==> flow/design.v (excerpt) <==
module mat_mul #
	(
        parameter integer DIM_LOG = 2,     
        parameter integer DIM = 2**DIM_LOG,
        parameter integer SIZE = DIM*DIM,
        parameter integer SIZE_LOG = 2*DIM_LOG,
        parameter integer DATA_WIDTH = 32
    )
    (
		input wire  s00_axi_aclk,
		input wire  s00_axi_aresetn,
		output wire  s00_axis_tready,
		input wire [DATA_WIDTH-1 : 0] s00_axis_tdata,
		input wire  s00_axis_tlast,
        input wire  s00_axis_tvalid,
		output wire  m00_axis_tvalid,
        output wire [DATA_WIDTH-1 : 0] m00_axis_tdata,
        output wire [(DATA_WIDTH/8)-1 : 0] m00_axis_tstrb,
        output wire  m00_axis_tlast,
        input wire  m00_axis_tready,
        input wire sel, 
        input wire start
    );
	reg busy;               
	reg item_done;          
	reg matrix_done;        
	reg start_transfer;     
	reg transfer;           
	reg last_transfer;      
	reg mac_enable;         
    reg [DATA_WIDTH-1 : 0] mem_A [0 : SIZE-1];  
    reg [DATA_WIDTH-1 : 0] mem_B [0 : SIZE-1];  
    reg [DATA_WIDTH-1 : 0] mem_R [0 : SIZE-1];  
    reg [DATA_WIDTH-1 : 0] mat_A;    
    reg [DATA_WIDTH-1 : 0] mat_B;    
    reg [DATA_WIDTH-1 : 0] mat_R;    
    reg [SIZE_LOG-1 : 0] addr_stream_in;     
    reg [SIZE_LOG-1 : 0] addr_stream_out;    
    wire [SIZE_LOG-1 : 0] addr_A;    
    wire [SIZE_LOG-1 : 0] addr_B;    
  ...
For scale: about 1700 flip-flops, ~78 I/O pins.
Settings: LEC_CHECK=0, ABC_AREA=1, CAP_MARGIN=20, CORE_MARGIN=2, CORE_UTILIZATION=72, CTS_CLUSTER_DIAMETER=400, CTS_CLUSTER_SIZE=10, HOLD_SLACK_MARGIN=0.29, PLACE_DENSITY=0.6, SLEW_MARGIN=20; clock period 5.2 ns.
run.sh (not shown) runs the stock make flow with config.mk's settings and CLKGATE_MAP_FILE=.
The first run reached the layout checks and failed them: setup timing.
Then changed:
--- a/flow/config.mk
+++ b/flow/config.mk
@@ -7,5 +7,5 @@
 export LEC_CHECK = 0
 export ABC_AREA = 1
-export CAP_MARGIN = 20
+export CAP_MARGIN = 0
 export CORE_MARGIN = 2
 export CORE_UTILIZATION = 72
@@ -13,4 +13,5 @@
 export CTS_CLUSTER_SIZE = 10
 export HOLD_SLACK_MARGIN = 0.29
-export PLACE_DENSITY = 0.6
+export PLACE_DENSITY = 0.39
 export SLEW_MARGIN = 20
+export TNS_END_PERCENT = 20
The new run completed and failed the layout checks on setup timing.
Critical path depth shrinks by 3.
Register-to-register slack gains 0.09 ns.
Cell area rose slightly.
Clock skew climbs by 0.016 ns.
Then changed:
==> flow/config.mk (replaced) <==
export PLATFORM = sky130hd
export DESIGN_NAME = mat_mul
export DESIGN_NICKNAME = mat_mul
export VERILOG_FILES = /design/flow/design.v
export SDC_FILE = /design/flow/constraint.sdc
export NUM_CORES = 4
export LEC_CHECK = 0
export CAP_MARGIN = 20
export CORE_MARGIN = 2
export CORE_UTILIZATION = 24
export PLACE_DENSITY = 0.6
export SLEW_MARGIN = 20
==> flow/constraint.sdc (replaced) <==
create_clock -name core_clock -period 9.07 [get_ports {s00_axi_aclk}]
set_input_delay 1.8140 -clock core_clock [delete_from_list [all_inputs] [get_ports {s00_axi_aclk}]]
set_output_delay 1.8140 -clock core_clock [all_outputs]
set_load 0.01 [all_outputs]
Effect: Now the flow finished with timing, DRC and antenna clean. Hold slack gains 0.026 ns. Critical path depth drops by 2. Sequential cell count does not change. Sequential share of layout area increases by 1.6 points. Wire length is lower by roughly a tenth.

========
north:
mat_mul again, from the RTL that the note above started with.
Settings: LEC_CHECK=0, ABC_AREA=1, CAP_MARGIN=5, CELL_PAD_IN_SITES_DETAIL_PLACEMENT=1, CELL_PAD_IN_SITES_GLOBAL_PLACEMENT=2, CORE_MARGIN=2, CORE_UTILIZATION=26, CTS_CLUSTER_DIAMETER=105, CTS_CLUSTER_SIZE=23, GPL_TIMING_DRIVEN=0, MAX_ROUTING_LAYER=met4, MIN_ROUTING_LAYER=met2, PLACE_DENSITY=0.6, SETUP_SLACK_MARGIN=2.56, SLEW_MARGIN=0, TNS_END_PERCENT=35; clock period 10.0 ns.
north ran to completion and came out clean on the timing, DRC and antenna checks.
Edits applied to the flow inputs when going from north to south:
Settings: clearing GPL_TIMING_DRIVEN, which used to be 0; clearing SETUP_SLACK_MARGIN, which used to be 2.56; swapping 23 for 40 in CTS_CLUSTER_SIZE; clearing CELL_PAD_IN_SITES_GLOBAL_PLACEMENT, which used to be 2; clearing CTS_CLUSTER_DIAMETER, which used to be 105; clearing CELL_PAD_IN_SITES_DETAIL_PLACEMENT, which used to be 1; clearing TNS_END_PERCENT, which used to be 35; swapping 5 for 20 in CAP_MARGIN; clearing MIN_ROUTING_LAYER, which used to be met2; swapping 26 for 69 in CORE_UTILIZATION; clearing MAX_ROUTING_LAYER, which used to be met4; clearing ABC_AREA, which used to be 1; swapping 0 for 20 in SLEW_MARGIN; swapping 10.0 for 6.5 in the clock period (ns, I/O delays scaled along).
Results
What the final checks of south revealed, after a flow that finished every stage, was a layout that fails on negative setup slack.
Taking north as the reference, in south arrival time of the worst setup path now smaller; final tally of setup violations now larger; via count now smaller; final setup skew now smaller; layout overhead on the synthesized area now smaller.
The library cell contributing the largest single delay on the critical path comes out sky130_fd_sc_hd__fa_2 in one run and sky130_fd_sc_hd__fa_1 in the other, namely in north and south respectively.
Re wire length of the first global-routing pass: north was higher than south.
In south, the total cell area reported by yosys after synthesis came out 3.7% below the value in north.
Worst hold path stage count across north and south: no real change.
Critical-path maximum fanout, north and south, lower one = south.
Compared with north, south shows a lower floorplan die height.
### south -> east
Settings: changing CORE_UTILIZATION from 69 to 58; removing PLACE_DENSITY (formerly 0.6); removing CTS_CLUSTER_SIZE (formerly 40); changing the clock period (ns, I/O delays scaled along) from 6.5 to 5.43.
[summary]
The flow completed for east, but it is not clean: the layout still shows negative setup slack. east vs. south: row count went up by about 9%. In the tables for east and south, data-path buffer share of cell area in the final layout reads higher with east. Number of buffers other than clock buffers in the final layout, east and south: higher on east. In east, the area growth from synthesis to layout came out 1.8 points above the value in south. Note that the number of global-route vias before repair recorded for south amounts to 1.06 times the value seen in east. Diff east..south | number of input and output port buffers inserted | unchanged. The run showing the greater tally of clock buffers in the finished layout is east.

========
run A:
Starting RTL as in the previous note.
Design mat_mul, start of the top module:
module mat_mul #
	(
        parameter integer DIM_LOG = 2,     
        parameter integer DIM = 2**DIM_LOG,
        parameter integer SIZE = DIM*DIM,
        parameter integer SIZE_LOG = 2*DIM_LOG,
        parameter integer DATA_WIDTH = 32
    )
    (
		input wire  s00_axi_aclk,
		input wire  s00_axi_aresetn,
		output wire  s00_axis_tready,
		input wire [DATA_WIDTH-1 : 0] s00_axis_tdata,
		input wire  s00_axis_tlast,
        input wire  s00_axis_tvalid,
		output wire  m00_axis_tvalid,
        output wire [DATA_WIDTH-1 : 0] m00_axis_tdata,
        output wire [(DATA_WIDTH/8)-1 : 0] m00_axis_tstrb,
        output wire  m00_axis_tlast,
        input wire  m00_axis_tready,
        input wire sel, 
        input wire start
    );
==> flow/config.mk <==
export PLATFORM = sky130hd
export DESIGN_NAME = mat_mul
export DESIGN_NICKNAME = mat_mul
export VERILOG_FILES = /design/flow/design.v
export SDC_FILE = /design/flow/constraint.sdc
export NUM_CORES = 4
export LEC_CHECK = 0
export CAP_MARGIN = 20
export CELL_PAD_IN_SITES_DETAIL_PLACEMENT = 0
export CELL_PAD_IN_SITES_GLOBAL_PLACEMENT = 0
export CORE_MARGIN = 2
export CORE_UTILIZATION = 70
export CTS_CLUSTER_SIZE = 47
export MAX_ROUTING_LAYER = met5
export SETUP_SLACK_MARGIN = 0.54
export SLEW_MARGIN = 20
==> flow/constraint.sdc <==
create_clock -name core_clock -period 5.93 [get_ports {s00_axi_aclk}]
set_input_delay 1.1860 -clock core_clock [delete_from_list [all_inputs] [get_ports {s00_axi_aclk}]]
set_output_delay 1.1860 -clock core_clock [all_outputs]
set_load 0.01 [all_outputs]
Run A finished all stages; however, its layout fails the closing checks, the failures being negative setup slack.
> inputs changed (run A -> run B)
==> flow/config.mk <==
export PLATFORM = sky130hd
export DESIGN_NAME = mat_mul
export DESIGN_NICKNAME = mat_mul
export VERILOG_FILES = /design/flow/design.v
export SDC_FILE = /design/flow/constraint.sdc
export NUM_CORES = 4
export LEC_CHECK = 0
export CAP_MARGIN = 20
export CORE_MARGIN = 2
export CORE_UTILIZATION = 72
export CTS_CLUSTER_SIZE = 23
export SLEW_MARGIN = 20
==> flow/constraint.sdc <==
create_clock -name core_clock -period 6.95 [get_ports {s00_axi_aclk}]
set_input_delay 1.3900 -clock core_clock [delete_from_list [all_inputs] [get_ports {s00_axi_aclk}]]
set_output_delay 1.3900 -clock core_clock [all_outputs]
set_load 0.01 [all_outputs]
- STATUS run=run B STAGES=ALL_DONE FINAL_CHECKS=FAILED CAUSE=negative setup slack
- Relative to run A, fmax decreased by 3.5 MHz in run B.
- Of run A and run B, the run reporting the lower total length of routed met3 wires was run B.
- Compared to run A, run B leaves less free space in the core.
- Smallest setup slack after layout was lower in the run labelled run A.
- Run B vs run A, post-route minimum period went up by 0.20 ns.
- Via count of run B falls short of that of run A by a few percent.
- The launch point of the critical path comes out mat_B[2]$_DFFE_PP_ in one run and mat_A[5]$_DFFE_PP_ in the other, namely in run B and run A respectively.
- The met3 usage in global routing on run A is in line with that on run B.
- Summary of run B over run A: hold slack held steady, non-clock buffer count shrank by 79, worst max-slew margin expressed relative to the limit shrank by 4.2 points, largest stage delay on the critical path grew by 0.33 ns.
## Diff of input files: run C against run B
diff --git a/flow/config.mk b/flow/config.mk
--- a/flow/config.mk
+++ b/flow/config.mk
@@ -7,2 +7,3 @@
 export LEC_CHECK = 0
+export ABC_AREA = 1
 export CAP_MARGIN = 20
@@ -11,2 +12,3 @@
 export CTS_CLUSTER_SIZE = 23
+export PLACE_DENSITY_LB_ADDON = 0.06
 export SLEW_MARGIN = 20
==> flow/constraint.sdc <==
create_clock -name core_clock -period 5.04 [get_ports {s00_axi_aclk}]
set_input_delay 1.0080 -clock core_clock [delete_from_list [all_inputs] [get_ports {s00_axi_aclk}]]
set_output_delay 1.0080 -clock core_clock [all_outputs]
set_load 0.01 [all_outputs]
Results
Completing all stages was not enough for run C: its layout failed the final checks because of negative setup slack.
From run B to run C the numbers moved as follows: cell area after layout saw an increase, fraction of the cycle the final worst path needs saw an increase, first-iteration DRC count saw a decrease, diode insertion count for antenna repair saw an increase.
Lower global-route usage among run C and run B: run C
Diff run B -> run C | final critical-path setup slack | decrease of 1.07 ns
Input changes introduced in run D (baseline for comparison: run C):
diff --git a/flow/config.mk b/flow/config.mk
--- a/flow/config.mk
+++ b/flow/config.mk
@@ -7,8 +7,6 @@
 export LEC_CHECK = 0
-export ABC_AREA = 1
 export CAP_MARGIN = 20
 export CORE_MARGIN = 2
-export CORE_UTILIZATION = 72
-export CTS_CLUSTER_SIZE = 23
-export PLACE_DENSITY_LB_ADDON = 0.06
+export CORE_UTILIZATION = 9
+export PLACE_DENSITY = 0.6
 export SLEW_MARGIN = 20
==> flow/constraint.sdc <==
create_clock -name core_clock -period 15.7 [get_ports {s00_axi_aclk}]
set_input_delay 3.1400 -clock core_clock [delete_from_list [all_inputs] [get_ports {s00_axi_aclk}]]
set_output_delay 3.1400 -clock core_clock [all_outputs]
set_load 0.01 [all_outputs]
### Flow results
Run D was carried through to the last stage, and its layout satisfied the timing, DRC and antenna checks. A largest family of logic cells by area of multiplexers is what run D shows, while adder cells belongs to run C. Relative to run C, the area reported by Yosys stat of run D is lower by 3.7%. The maximum frequency in run C is 1.2 times that in run D. Run D does worse than run C on post-layout minimum cycle time. Lower synthesized cell count goes to run D over run C. Between run D and run C, it is run D whose total setup buffers inserted after CTS is lower, by 15. The final setup slack of the worst path in run D was higher than what run C gave. Looking at final standard cell area without fillers, run D sits about 7% higher than run C does.
--- input diff run D..run E ---
diff --git a/flow/config.mk b/flow/config.mk
--- a/flow/config.mk
+++ b/flow/config.mk
@@ -8,5 +8,9 @@
 export CAP_MARGIN = 20
+export CELL_PAD_IN_SITES_DETAIL_PLACEMENT = 0
+export CELL_PAD_IN_SITES_GLOBAL_PLACEMENT = 0
 export CORE_MARGIN = 2
-export CORE_UTILIZATION = 9
-export PLACE_DENSITY = 0.6
+export CORE_UTILIZATION = 72
+export CTS_CLUSTER_SIZE = 47
+export MAX_ROUTING_LAYER = met5
+export SETUP_SLACK_MARGIN = 1.49
 export SLEW_MARGIN = 20
==> flow/constraint.sdc <==
create_clock -name core_clock -period 5.14 [get_ports {s00_axi_aclk}]
set_input_delay 1.0280 -clock core_clock [delete_from_list [all_inputs] [get_ports {s00_axi_aclk}]]
set_output_delay 1.0280 -clock core_clock [all_outputs]
set_load 0.01 [all_outputs]
### Flow results
Run E ran in full, but the layout does not pass; the checks complain about negative setup slack.
Run D and run E ended up with roughly the same post-synthesis instance area.
Setup slack after layout is lower on run E
Run E ended with more share of the clock period used by the worst path after layout than run D.
Run E vs. run D: utilization went up by 73 points.
Going from run D to run E, the final wirelength was found to have gone up by 22%.

========
The RTL this note starts from:
==> flow/design.v <==
`timescale 1ns / 1ps
module mat_mul #
	(
        parameter integer DIM_LOG = 2,     
        parameter integer DIM = 2**DIM_LOG,
        parameter integer SIZE = DIM*DIM,
        parameter integer SIZE_LOG = 2*DIM_LOG,
        parameter integer DATA_WIDTH = 32
    )
    (
		input wire  s00_axi_aclk,
		input wire  s00_axi_aresetn,
		output wire  s00_axis_tready,
		input wire [DATA_WIDTH-1 : 0] s00_axis_tdata,
		input wire  s00_axis_tlast,
        input wire  s00_axis_tvalid,
		output wire  m00_axis_tvalid,
        output wire [DATA_WIDTH-1 : 0] m00_axis_tdata,
        output wire [(DATA_WIDTH/8)-1 : 0] m00_axis_tstrb,
        output wire  m00_axis_tlast,
        input wire  m00_axis_tready,
        input wire sel, 
        input wire start
    );
	reg busy;               
	reg item_done;          
	reg matrix_done;        
	reg start_transfer;     
	reg transfer;           
	reg last_transfer;      
	reg mac_enable;         
    reg [DATA_WIDTH-1 : 0] mem_A [0 : SIZE-1];  
    reg [DATA_WIDTH-1 : 0] mem_B [0 : SIZE-1];  
    reg [DATA_WIDTH-1 : 0] mem_R [0 : SIZE-1];  
    reg [DATA_WIDTH-1 : 0] mat_A;    
    reg [DATA_WIDTH-1 : 0] mat_B;    
    reg [DATA_WIDTH-1 : 0] mat_R;    
    reg [SIZE_LOG-1 : 0] addr_stream_in;     
    reg [SIZE_LOG-1 : 0] addr_stream_out;    
    wire [SIZE_LOG-1 : 0] addr_A;    
    wire [SIZE_LOG-1 : 0] addr_B;    
    reg [SIZE_LOG-1 : 0] addr_R;     
    reg [DIM_LOG-1 : 0] row_cnt;     
    reg [DIM_LOG-1 : 0] col_cnt;     
    reg [DIM_LOG-1 : 0] tmp_cnt;     
    wire [DATA_WIDTH-1 : 0] mad;     
    reg [DATA_WIDTH-1 : 0] mac;      
    assign s00_axis_tready = !busy  && s00_axis_tvalid ;  
    always @ (posedge s00_axi_aclk) begin
        if (!s00_axi_aresetn || s00_axis_tlast)
            addr_stream_in <= 0;
        else if (s00_axis_tready)  
            addr_stream_in <= addr_stream_in+1 ;  
    end
    always @ (posedge s00_axi_aclk) begin 
        if (s00_axis_tvalid && !sel && s00_axis_tready)  
            mem_A [addr_stream_in] <= s00_axis_tdata;
        if (busy)  
            mat_A <= mem_A [addr_A];
    end
    always @ (posedge s00_axi_aclk) begin
        if (s00_axis_tvalid && sel && s00_axis_tready)  
            mem_B [addr_stream_in] <= s00_axis_tdata;
        if (busy)  
            mat_B <= mem_B [addr_B];
    end
    assign m00_axis_tstrb = 4'hf;    
    assign m00_axis_tdata = mat_R;   
    assign m00_axis_tlast = last_transfer;   
    assign m00_axis_tvalid =  transfer; 
    always @ (posedge s00_axi_aclk) begin
        if (!s00_axi_aresetn || matrix_done)  
            addr_stream_out <= 0;
        else if ((m00_axis_tready && transfer  || start_transfer  ))  
            addr_stream_out <=   addr_stream_out + 1;  
    end
    always @ (posedge s00_axi_aclk) begin
        if (!s00_axi_aresetn)
            start_transfer <= 0;
        else
            start_transfer <= matrix_done; 
    end
    always @ (posedge s00_axi_aclk) begin
        if (!s00_axi_aresetn || (m00_axis_tlast && m00_axis_tvalid && m00_axis_tready))  
            transfer <= 0;
        else if (start_transfer)  
            transfer <= 1; 
    end
    always @ (posedge s00_axi_aclk) begin
        if (!s00_axi_aresetn)
            last_transfer <= 0;
        else if (m00_axis_tready && transfer || start_transfer)
            last_transfer <= (addr_stream_out == SIZE-1); 
    end
    always @ (posedge s00_axi_aclk) begin
        if (item_done)  
            mem_R [addr_R] <= mad ;  
        if (m00_axis_tready && transfer || start_transfer)  
            mat_R <= mem_R [addr_stream_out];
    end
    always @ (posedge s00_axi_aclk) begin
        if (!s00_axi_aresetn || matrix_done ) 
            busy <= 0;
        else if (start )  
            busy <= 1'b1;
    end
    always @ (posedge s00_axi_aclk) begin
        if (!s00_axi_aresetn)
            item_done <= 0;
        else
            item_done <= (tmp_cnt==DIM-1 && busy) ;  
    end
    always @ (posedge s00_axi_aclk) begin
        if (!s00_axi_aresetn)
            matrix_done <= 0;
        else
            matrix_done <= (row_cnt == DIM-1) && (col_cnt == DIM-1) && (tmp_cnt==DIM-1) ;  
    end
    always @ (posedge s00_axi_aclk) begin
        if (!s00_axi_aresetn || start || tmp_cnt == DIM)  
            tmp_cnt <= 0;
        else if (busy && !matrix_done)  
            tmp_cnt <= tmp_cnt + 1;
    end
    always @ (posedge s00_axi_aclk) begin
        if (!s00_axi_aresetn || start || col_cnt==DIM)  
            col_cnt <= 0;
        else if (busy && tmp_cnt==DIM-1)  
            col_cnt <= col_cnt + 1;
    end
    always @ (posedge s00_axi_aclk) begin
        if (!s00_axi_aresetn || start || row_cnt==DIM)  
            row_cnt <= 0;
        else if (busy && col_cnt == DIM-1 && tmp_cnt==DIM-1)  
            row_cnt <= row_cnt + 1;
    end
    assign addr_A = row_cnt * (DIM) + tmp_cnt;  
    assign addr_B = tmp_cnt * (DIM) + col_cnt;
    always @ (posedge s00_axi_aclk) begin
        if (!s00_axi_aresetn || start)
            addr_R <= 0;
        else if (busy && item_done)  
            addr_R <= addr_R + 1 ;  
    end
    assign mad = mat_A * mat_B + mac;
    always @ (posedge s00_axi_aclk) begin
       if (!s00_axi_aresetn || tmp_cnt==0 )  
           mac <= 0;
       else if (mac_enable)
           mac <= mad ;  
    end
    always @ (posedge s00_axi_aclk) begin
       if (!s00_axi_aresetn)
           mac_enable <= 0;
       else if (busy)
           mac_enable <= 1;  
    end
endmodule
export LEC_CHECK = 0
export ABC_AREA = 0
export CAP_MARGIN = 0
export CELL_PAD_IN_SITES_DETAIL_PLACEMENT = 0
export CELL_PAD_IN_SITES_GLOBAL_PLACEMENT = 0
export CORE_MARGIN = 2
export CORE_UTILIZATION = 72
export CTS_CLUSTER_SIZE = 31
export MAX_ROUTING_LAYER = met5
export PLACE_DENSITY = 0.41
export SETUP_SLACK_MARGIN = 0.54
export SLEW_MARGIN = 20
create_clock -name core_clock -period 5.04 [get_ports {s00_axi_aclk}]
The first run produced a layout that fails on setup timing.
Edit:
==> flow/config.mk (replaced) <==
export PLATFORM = sky130hd
export DESIGN_NAME = mat_mul
export DESIGN_NICKNAME = mat_mul
export VERILOG_FILES = /design/flow/design.v
export SDC_FILE = /design/flow/constraint.sdc
export NUM_CORES = 4
export LEC_CHECK = 0
export ABC_AREA = 1
export CAP_MARGIN = 20
export CORE_MARGIN = 2
export CORE_UTILIZATION = 72
export CTS_CLUSTER_DIAMETER = 400
export PLACE_DENSITY = 0.6
export SLEW_MARGIN = 20
==> flow/constraint.sdc (replaced) <==
create_clock -name core_clock -period 5.2 [get_ports {s00_axi_aclk}]
set_input_delay 1.0400 -clock core_clock [delete_from_list [all_inputs] [get_ports {s00_axi_aclk}]]
set_output_delay 1.0400 -clock core_clock [all_outputs]
set_load 0.01 [all_outputs]
The new run finished but fails on setup timing.
Wire length came out lower by 9.7%.
Cell count grows by 35%.
Core utilization shrinks by 0.93 points.
First-iteration DRC count is about the same.
Worst hold slack loses 0.011 ns.
Via count rose by 20%.
Global-route usage goes down by 7.0 points.
Sequential cell count is unchanged.
Edit:
--- a/flow/config.mk
+++ b/flow/config.mk
@@ -7,7 +7,5 @@
 export LEC_CHECK = 0
-export ABC_AREA = 1
 export CAP_MARGIN = 20
 export CORE_MARGIN = 2
-export CORE_UTILIZATION = 72
-export CTS_CLUSTER_DIAMETER = 400
+export CORE_UTILIZATION = 40
 export PLACE_DENSITY = 0.6
==> flow/constraint.sdc (replaced) <==
create_clock -name core_clock -period 6.12 [get_ports {s00_axi_aclk}]
set_input_delay 1.2240 -clock core_clock [delete_from_list [all_inputs] [get_ports {s00_axi_aclk}]]
set_output_delay 1.2240 -clock core_clock [all_outputs]
set_load 0.01 [all_outputs]
Result:
- The new run finished with setup timing left
- setup slack improves by 0.64 ns
- via count goes down by 28%
Edit:
==> flow/constraint.sdc (replaced) <==
create_clock -name core_clock -period 9.07 [get_ports {s00_axi_aclk}]
set_input_delay 1.8140 -clock core_clock [delete_from_list [all_inputs] [get_ports {s00_axi_aclk}]]
set_output_delay 1.8140 -clock core_clock [all_outputs]
set_load 0.01 [all_outputs]
After rerunning: Now the flow completed without violations; cell area drops by 3.6%; register-to-register slack improves by 1.7 ns; synthesized area stays the same; wire length drops by 0.55%; die area stays the same; setup slack gets better by 1.7 ns.
Edit:
--- a/flow/config.mk
+++ b/flow/config.mk
@@ -8,5 +8,6 @@
 export CAP_MARGIN = 20
+export CELL_PAD_IN_SITES_DETAIL_PLACEMENT = 1
 export CORE_MARGIN = 2
-export CORE_UTILIZATION = 40
+export CORE_UTILIZATION = 26
 export PLACE_DENSITY = 0.6
-export SLEW_MARGIN = 20
+export SLEW_MARGIN = 0
==> flow/constraint.sdc (replaced) <==
create_clock -name core_clock -period 10.0 [get_ports {s00_axi_aclk}]
set_input_delay 2.0000 -clock core_clock [delete_from_list [all_inputs] [get_ports {s00_axi_aclk}]]
set_output_delay 2.0000 -clock core_clock [all_outputs]
set_load 0.01 [all_outputs]
The new run went through all stages and came out clean. Area after synthesis does not change. Hold slack improved by 0.0090 ns. First-iteration DRC count drops by 4.6%.
Edit:
==> flow/config.mk (replaced) <==
export PLATFORM = sky130hd
export DESIGN_NAME = mat_mul
export DESIGN_NICKNAME = mat_mul
export VERILOG_FILES = /design/flow/design.v
export SDC_FILE = /design/flow/constraint.sdc
export NUM_CORES = 4
export LEC_CHECK = 0
export CAP_MARGIN = 15
export CORE_ASPECT_RATIO = 0.92
export CORE_MARGIN = 2
export CORE_UTILIZATION = 34
export CTS_CLUSTER_SIZE = 65
export GPL_TIMING_DRIVEN = 0
export HOLD_SLACK_MARGIN = 0.19
export PLACE_DENSITY_LB_ADDON = 0.08
export SETUP_SLACK_MARGIN = -0.6
export SLEW_MARGIN = 15
=> With this change the flow finished with setup timing left. Wire length rises by about a fifth. Die area falls by a quarter to a third. Worst setup slack got worse by 1.7 ns.
